## build 72
==> flow/design.v <==
module if_stage (
    input  wire        clk,
    input  wire        rst_n,
    input  wire        stall,
    input  wire        branch_taken,
    input  wire [18:0] branch_target,
    output reg         ibus_valid,
    output reg  [18:0] ibus_addr,
    input  wire [18:0] ibus_rdata,
    output reg  [18:0] pc,
    output reg  [18:0] instruction
);
    always @(posedge clk or negedge rst_n) begin
        if (!rst_n) begin
            pc          <= 19'd0;
            ibus_valid  <= 1'b0;
        end
        else if (!stall) begin
            pc <= branch_taken ? branch_target : pc + 19'd1;
            ibus_valid <= 1'b1;
            ibus_addr  <= pc;
        end
    end
    always @(posedge clk or negedge rst_n) begin
        if (!rst_n)
            instruction <= 19'd0;
        else if (ibus_valid)
            instruction <= ibus_rdata;
    end
endmodule
module id_stage(
    input [18:0] instruction,
    output [4:0] opcode,
    output [2:0] rd,
    output [2:0] rs1,
    output [2:0] rs2,
    output [14:0] immediate,
    output reg [1:0] prediction
);
    assign opcode = instruction[18:14];
    assign rd = instruction[13:11];
    assign rs1 = instruction[10:8];
    assign rs2 = instruction[7:5];
    assign immediate = instruction[14:0];
    always @(*) begin
        case(opcode)
            5'b01010, 5'b01011, 5'b01100: prediction = 2'b10;  
            default: prediction = 2'b00;  
        endcase
    end
endmodule
module regfile(
    input clk,
    input [2:0] rd_addr,
    input [2:0] rs1_addr,
    input [2:0] rs2_addr,
    input [18:0] wb_data,
    input reg_write,
    output [18:0] rs1_data,
    output [18:0] rs2_data
);
    reg [18:0] registers [0:7];
    always @(posedge clk) begin
        if (reg_write && rd_addr != 0)
            registers[rd_addr] <= wb_data;
    end
    assign rs1_data = (rs1_addr == 3'd0) ? 19'd0 : registers[rs1_addr];
    assign rs2_data = (rs2_addr == 3'd0) ? 19'd0 : registers[rs2_addr];
endmodule
module alu(
    input [4:0] opcode,
    input [18:0] operand_a,
    input [18:0] operand_b,
    output reg [18:0] result,
    output reg zero_flag,
    output reg div_by_zero
);
    always @(*) begin
        result = 19'd0;
        div_by_zero = 1'b0;
        case(opcode)
            5'b00000: result = operand_a + operand_b;
            5'b00001: result = operand_a - operand_b;
            5'b00010: result = operand_a * operand_b;
            5'b00011: begin
                div_by_zero = (operand_b == 0);
                result = (operand_b == 0) ? 19'h7FFFF : operand_a / operand_b;
            end
            5'b00100: result = operand_a & operand_b;
            5'b00101: result = operand_a | operand_b;
            5'b00110: result = operand_a ^ operand_b;
            5'b00111: result = ~operand_a;
            5'b01000: result = operand_a + 1;
            5'b01001: result = operand_a - 1;
        endcase
        zero_flag = (result == 0);
    end
endmodule
module cpu_core (
    input  wire        clk,
    input  wire        rst_n,
    output reg         bus_valid,
    output reg         bus_write,
    output reg  [18:0] bus_addr,
    output reg  [18:0] bus_wdata,
    input  wire [18:0] bus_rdata
);
    wire [18:0] if_pc;
    wire [18:0] if_instr;
    wire [4:0]  opcode;
    wire [2:0]  rd, rs1, rs2;
    wire [14:0] imm;
    wire [18:0] rs1_data, rs2_data;
    wire [18:0] alu_result;
    wire        zero_flag;
    wire        div_by_zero;
    wire [18:0] wb_data;
    wire        reg_write;
    wire is_load  = (opcode == 5'b01000);
    wire is_store = (opcode == 5'b01001);
    wire mem_access = is_load | is_store;
    if_stage ifs (
        .clk(clk),
        .rst_n(rst_n),
        .stall(mem_access),           
        .branch_taken(1'b0),
        .branch_target(19'd0),
        .ibus_valid(),                
        .ibus_addr(),                 
        .ibus_rdata(bus_rdata),
        .pc(if_pc),
        .instruction(if_instr)
    );
    id_stage id (
        .instruction(if_instr),
        .opcode(opcode),
        .rd(rd),
        .rs1(rs1),
        .rs2(rs2),
        .immediate(imm),
        .prediction()
    );
    regfile rf (
        .clk(clk),
        .rd_addr(rd),
        .rs1_addr(rs1),
        .rs2_addr(rs2),
        .wb_data(wb_data),
        .reg_write(reg_write),
        .rs1_data(rs1_data),
        .rs2_data(rs2_data)
    );
    alu alu_u (
        .opcode(opcode),
        .operand_a(rs1_data),
        .operand_b(rs2_data),
        .result(alu_result),
        .zero_flag(zero_flag),
        .div_by_zero(div_by_zero)
    );
always @(*) begin
    bus_valid = mem_access;
    bus_write = is_store;
    bus_addr  = alu_result;
    bus_wdata = rs2_data;
end
    assign wb_data =
        (is_load)  ? bus_rdata :
                     alu_result;
    assign reg_write = ~is_store & ~is_load;
endmodule
==> flow/config.mk <==
export PLATFORM = sky130hd
export DESIGN_NAME = cpu_core
export DESIGN_NICKNAME = cpu_core
export VERILOG_FILES = /design/flow/design.v
export SDC_FILE = /design/flow/constraint.sdc
export NUM_CORES = 4
export LEC_CHECK = 0
export ABC_AREA = 1
export CAP_MARGIN = 5
export CORE_MARGIN = 2
export CORE_UTILIZATION = 67
export CTS_CLUSTER_DIAMETER = 52
export CTS_CLUSTER_SIZE = 31
export GPL_ROUTABILITY_DRIVEN = 1
export GPL_TIMING_DRIVEN = 1
export SETUP_SLACK_MARGIN = 5.0
export SLEW_MARGIN = 5
==> flow/constraint.sdc <==
create_clock -name core_clock -period 43.2 [get_ports {clk}]
set_input_delay 8.6400 -clock core_clock [delete_from_list [all_inputs] [get_ports {clk}]]
set_output_delay 8.6400 -clock core_clock [all_outputs]
set_load 0.01 [all_outputs]
run.sh (not shown) runs the stock make flow with config.mk's settings and CLKGATE_MAP_FILE=.
Build 72 got as far as 5_1_grt, where a tool error ended the run.
## Diff of input files: build 14 against build 72
Settings: PLACE_DENSITY: unset -> 0.37; CTS_CLUSTER_SIZE: 31 -> unset; CAP_MARGIN: 5 -> 20; SETUP_SLACK_MARGIN: 5.0 -> unset; CTS_CLUSTER_DIAMETER: 52 -> unset; GPL_TIMING_DRIVEN: 1 -> unset; SLEW_MARGIN: 5 -> 20; GPL_ROUTABILITY_DRIVEN: 1 -> unset; the clock period (ns, I/O delays scaled along): 43.2 -> 54.9.
The final layout from build 14, which completed every stage, passed the timing, DRC and antenna checks at the end of the flow.
Lower minimum setup slack after placement among build 72 and build 14: build 72
Build 14 vs. build 72: deepest clock path buffer count shows no meaningful change; total instance count after detailed placement shows a reduction of 3.0%; chip area from the yosys synthesis statistics shows no meaningful change.
diff inputs: build 14 => build 98
Settings: CORE_UTILIZATION now 58, was 67; PLACE_DENSITY no longer set, was 0.37; SETUP_SLACK_MARGIN now 5.0, previously not set; ABC_AREA no longer set, was 1; the clock period (ns, I/O delays scaled along) now 25.0, was 54.9.
## What came out
- Nothing crashed in build 98 and all stages finished; the problem is that the final layout failed, the offending checks being negative setup slack.
- Build 14 has higher final setup slack of the worst path than build 98.
- Diff build 14 -> build 98: instance tally after logic synthesis moved down; die area increased 16%; cell total in the yosys stat output has decreased; wire length the detailed router placed on met1 went up.
- Global-route wire length before repair (build 98 vs. build 14) increases by more than a quarter
- Sort build 98 and build 14 by largest fanout on the critical path asc -> top: build 98
- Xor and xnor area share after synthesis: build 98 < build 14
- Compared build 98 vs build 14, and global-route usage is up in build 98.
- Taking build 98 as 1.0, build 14 lands at 0.917 on final cell count without fillers.
- Post-layout net count up 304 in build 98 wrt build 14
What build 30 does differently from build 98 at the input level:
Settings: TNS_END_PERCENT now 5, previously not set; CTS_CLUSTER_SIZE now 37, previously not set; CORE_UTILIZATION now 66, was 58; SETUP_SLACK_MARGIN no longer set, was 5.0; the clock period (ns, I/O delays scaled along) now 40.6, was 25.0.
Results
- Although it ran to completion, build 30 produced a layout that fails the final checks because of negative setup slack.
- | ratio of final minimum period to clock period | higher: build 98 |
- Against build 98, build 30 comes in 1 lower on number of antenna violations at the first check in global routing.
- Build 30 drops fewer vias than build 98.

========
Setup of main:
Starts from the design.v that is shown in full above.
make LEC_CHECK=0 CAP_MARGIN=20 CORE_MARGIN=2 CORE_UTILIZATION=69 CTS_CLUSTER_DIAMETER=131 CTS_CLUSTER_SIZE=31 GPL_ROUTABILITY_DRIVEN=1 GPL_TIMING_DRIVEN=1 SETUP_SLACK_MARGIN=5.0 SLEW_MARGIN=5 finish   # period 43.2 ns
Status: main FAILED at global routing (5_1_grt) (tool error)
What the feature branch does differently from main at the input level:
- a deleted SETUP_SLACK_MARGIN that had been 5.0
- a deleted CTS_CLUSTER_DIAMETER that had been 131
- a deleted CTS_CLUSTER_SIZE that had been 31
- a change of SLEW_MARGIN from 5 to 20
- a deleted GPL_ROUTABILITY_DRIVEN that had been 1
- a change of CORE_UTILIZATION from 69 to 65
- a deleted GPL_TIMING_DRIVEN that had been 1
- a change of the clock period (ns, I/O delays scaled along) from 43.2 to 37.8
==> comparison <==
main | ERROR | global routing (5_1_grt). The flow ended early for the feature branch: it failed with a tool error in global routing (5_1_grt). Compared with main, in the feature branch horizontal extent of the die rose about 3%, instance count of the mapped netlist level, count of standard-cell rows went up by about 2.8%. Detailed placer's ending HPWL sits higher in the feature branch than in main. Lower area enclosed by the die boundary was reported by main, not the feature branch. The pre-placement core utilization of the feature branch is lower than that of main.

========
RTL: the design.v shown in full above, as it stands there.
export LEC_CHECK = 0
export CAP_MARGIN = 5
export CELL_PAD_IN_SITES_DETAIL_PLACEMENT = 2
export CELL_PAD_IN_SITES_GLOBAL_PLACEMENT = 1
export CORE_MARGIN = 8
export CORE_UTILIZATION = 59
export CTS_CLUSTER_DIAMETER = 206
export GPL_ROUTABILITY_DRIVEN = 1
export HOLD_SLACK_MARGIN = 0.3
export MIN_ROUTING_LAYER = met2
export PLACE_DENSITY_LB_ADDON = 0.07
export SETUP_SLACK_MARGIN = 3.52
export SLEW_MARGIN = 20
export TNS_END_PERCENT = 95
create_clock -name core_clock -period 45.0 [get_ports {clk}]
The starting point died in detailed placement (3_5_place_dp), error DPL-0033.
Next try:
ABC_AREA = 1   (was not set)
CAP_MARGIN = 20   (was 5)
CELL_PAD_IN_SITES_DETAIL_PLACEMENT = not set   (was 2)
CELL_PAD_IN_SITES_GLOBAL_PLACEMENT = 2   (was 1)
CORE_MARGIN = 9   (was 8)
CORE_UTILIZATION = 69   (was 59)
CTS_CLUSTER_DIAMETER = not set   (was 206)
CTS_CLUSTER_SIZE = 64   (was not set)
GPL_ROUTABILITY_DRIVEN = 0   (was 1)
HOLD_SLACK_MARGIN = not set   (was 0.3)
MIN_ROUTING_LAYER = met1   (was met2)
PLACE_DENSITY = 0.49   (was not set)
PLACE_DENSITY_LB_ADDON = not set   (was 0.07)
SETUP_SLACK_MARGIN = not set   (was 3.52)
TNS_END_PERCENT = 30   (was 95)
The changed run did not get past global placement without I/O (3_1_place_gp_skip_io) on GPL-0301.
Die area decreases by 12%.
Synthesized area decreases by 0.56%.
Synthesized cell count increases by 21%.
Next try:
ABC_AREA = not set   (was 1)
CELL_PAD_IN_SITES_GLOBAL_PLACEMENT = not set   (was 2)
CORE_MARGIN = 2   (was 9)
CORE_UTILIZATION = 40   (was 69)
CTS_CLUSTER_SIZE = not set   (was 64)
GPL_ROUTABILITY_DRIVEN = not set   (was 0)
MIN_ROUTING_LAYER = not set   (was met1)
PLACE_DENSITY = not set   (was 0.49)
TNS_END_PERCENT = not set   (was 30)
clock period = 44.3 ns   (was 45.0 ns; I/O delays follow)
What happened:
- This time the run ran to the end with no violations
- area after synthesis went up by 0.56%
- die area grows by 50%
- synthesized cell count decreases by 17%
Next try:
CORE_UTILIZATION = 58   (was 40)
SETUP_SLACK_MARGIN = 5.0   (was not set)
clock period = 45.0 ns   (was 44.3 ns; I/O delays follow)
- The new run finished clean
- routed wire length is higher by 1.7%
- clock-buffer cell count goes down by 2
- non-clock buffer count decreases by 153
Next try:
ABC_AREA = 1   (was not set)
CORE_ASPECT_RATIO = 0.5   (was not set)
CORE_MARGIN = 9   (was 2)
CORE_UTILIZATION = 49   (was 58)
CTS_CLUSTER_DIAMETER = 289   (was not set)
CTS_CLUSTER_SIZE = 98   (was not set)
HOLD_SLACK_MARGIN = 0.18   (was not set)
PLACE_DENSITY = 0.36   (was not set)
SETUP_SLACK_MARGIN = -2.0   (was 5.0)
TNS_END_PERCENT = 5   (was not set)
Outcome:
- The new run produced a clean layout
- via count shrinks by 12%
- global-route usage shrinks by 18 points
- non-clock buffer count shrinks by 111
- worst setup slack loses 1.8 ns
- total power shrinks by 34%
- maximum frequency shrinks by 4.2%
- final cell count grows by 16%
- clock skew hardly moves
- routed wire length shrinks by 19%
Next try:
ABC_AREA = not set   (was 1)
CORE_ASPECT_RATIO = not set   (was 0.5)
CORE_MARGIN = 8   (was 9)
CORE_UTILIZATION = 40   (was 49)
CTS_CLUSTER_DIAMETER = not set   (was 289)
CTS_CLUSTER_SIZE = not set   (was 98)
GPL_ROUTABILITY_DRIVEN = 0   (was not set)
HOLD_SLACK_MARGIN = not set   (was 0.18)
PLACE_DENSITY = not set   (was 0.36)
SETUP_SLACK_MARGIN = not set   (was -2.0)
TNS_END_PERCENT = 95   (was 5)
The changed run completed with no timing, DRC or antenna violations.
Hold slack improves by 0.14 ns.
Total power came out higher by a quarter to a third.
Critical path depth decreases by 139.
Wire length increases by roughly a tenth.
No activity file was given, so power comes from the tool's default toggle rates.
